// bf16_unit
module bf16_unit
# (parameter G = 6) (
    input  clk,
    input  reset,
    input  [15:0] in1,
    input  [15:0] in2,
    input  [15:0] in3,
    input  [15:0] in4,
    input  [15:0] in5,
    input  [15:0] in6,
    input  [15:0] in7,
    input  [15:0] in8,
    input  [15:0] in9,
    input  [15:0] in10,
    input  [15:0] in11,
    input  [15:0] in12,
    input  [15:0] in13,
    input  [15:0] in14,
    input  [15:0] in15,
    input  [15:0] in16,
    input  [15:0] in17,
    input  [15:0] in18,
    input  [4:0] funct5,
    output wire [15:0] result
);
For scale: ~26000 cells after synthesis, ~3200 flip-flops, roughly 0.18 mm2 of cells after synthesis.
clock: 13.8 ns
lec_check: 0
abc_area: 1
cap_margin: 25
cell_pad_in_sites_detail_placement: 1
cell_pad_in_sites_global_placement: 3
core_aspect_ratio: 1.08
core_margin: 2
core_utilization: 42
cts_cluster_diameter: 80
cts_cluster_size: 22
gpl_routability_driven: 1
gpl_timing_driven: 0
hold_slack_margin: 0.18
max_routing_layer: met5
place_density: 0.4
slew_margin: 30
tns_end_percent: 75
run.sh (not shown) runs the stock make flow with config.mk's settings and CLKGATE_MAP_FILE=.
The first run did not get past 3_1_place_gp_skip_io.
Then changed:
==> flow/config.mk (replaced) <==
export PLATFORM = sky130hd
export DESIGN_NAME = bf16_unit
export DESIGN_NICKNAME = bf16_unit
export VERILOG_FILES = /design/flow/design.v
export SDC_FILE = /design/flow/constraint.sdc
export NUM_CORES = 4
export LEC_CHECK = 0
export ABC_AREA = 0
export CAP_MARGIN = 15
export CORE_ASPECT_RATIO = 0.52
export CORE_MARGIN = 2
export CORE_UTILIZATION = 68
export CTS_CLUSTER_DIAMETER = 80
export CTS_CLUSTER_SIZE = 26
export GPL_ROUTABILITY_DRIVEN = 1
export HOLD_SLACK_MARGIN = 0.18
export SLEW_MARGIN = 20
==> flow/constraint.sdc (replaced) <==
create_clock -name core_clock -period 9.31 [get_ports {clk}]
set_input_delay 1.8620 -clock core_clock [delete_from_list [all_inputs] [get_ports {clk}]]
set_output_delay 1.8620 -clock core_clock [all_outputs]
set_load 0.01 [all_outputs]
With this change the flow produced a clean layout.
Die area is lower by well over a third.
Synthesized area decreases by a few percent.
Synthesized cell count fell by a quarter to a third.
Then changed:
--- a/flow/config.mk
+++ b/flow/config.mk
@@ -8,2 +8,2 @@
-export ABC_AREA = 0
-export CAP_MARGIN = 15
+export ABC_AREA = 1
+export CAP_MARGIN = 20
@@ -12 +12 @@
-export CORE_UTILIZATION = 68
+export CORE_UTILIZATION = 42
@@ -16,0 +17 @@
+export PLACE_DENSITY = 0.4
==> flow/constraint.sdc (replaced) <==
create_clock -name core_clock -period 5.84 [get_ports {clk}]
set_input_delay 1.1680 -clock core_clock [delete_from_list [all_inputs] [get_ports {clk}]]
set_output_delay 1.1680 -clock core_clock [all_outputs]
set_load 0.01 [all_outputs]
Outcome: The changed run produced a clean layout; die size rises by 71%; power rose by 140%; area after synthesis rose by 6.0%; wire length climbs by 33%; design area increases by 7.8%.
Then changed:
==> flow/config.mk (replaced) <==
export PLATFORM = sky130hd
export DESIGN_NAME = bf16_unit
export DESIGN_NICKNAME = bf16_unit
export VERILOG_FILES = /design/flow/design.v
export SDC_FILE = /design/flow/constraint.sdc
export NUM_CORES = 4
export LEC_CHECK = 0
export CAP_MARGIN = 20
export CORE_MARGIN = 2
export CORE_UTILIZATION = 40
export PLACE_DENSITY = 0.6
export SLEW_MARGIN = 20
==> flow/constraint.sdc (replaced) <==
create_clock -name core_clock -period 7.67 [get_ports {clk}]
set_input_delay 1.5340 -clock core_clock [delete_from_list [all_inputs] [get_ports {clk}]]
set_output_delay 1.5340 -clock core_clock [all_outputs]
set_load 0.01 [all_outputs]
Result: The changed run completed with no timing, DRC or antenna violations. Sequential share of layout area went up by 0.51 points. Sequential power falls by about 30%. Wire length decreases by about 26%. Non-clock buffer count went down by 84.

bf16_unit again, from the RTL that the note above started with.
make LEC_CHECK=0 ABC_AREA=1 CAP_MARGIN=20 CORE_MARGIN=2 CORE_UTILIZATION=72 CTS_CLUSTER_DIAMETER=350 CTS_CLUSTER_SIZE=14 PLACE_DENSITY_LB_ADDON=0.07 SLEW_MARGIN=20 finish   # period 4.26 ns
The baseline completed and failed the layout checks on negative setup slack.
==> next run, changes <==
- ABC_AREA: 1 -> unset
- CTS_CLUSTER_DIAMETER: 350 -> unset
- PLACE_DENSITY: unset -> 0.6
- PLACE_DENSITY_LB_ADDON: 0.07 -> unset
- clock period: 4.26 -> 5.1 ns (I/O delays scaled with it)
The new run ran to the end with violations: negative setup slack.
Routed wire length goes down by 12%.
Critical path depth went down by 8.
First-iteration DRC count is lower by 42%.
Global-route usage went down by 2.2 points.
Die area falls by 5.7%.
Synthesized cell count decreases by 27%.
==> next run, changes <==
- CORE_UTILIZATION: 72 -> 70
- CTS_CLUSTER_SIZE: 14 -> unset
- clock period: 5.1 -> 6.24 ns (I/O delays scaled with it)
After rerunning: The changed run completed with no timing, DRC or antenna violations. Synthesized area stays the same. Power went down by 17%. Clock power drops by 15%.
Power and IR drop assume default switching activity.
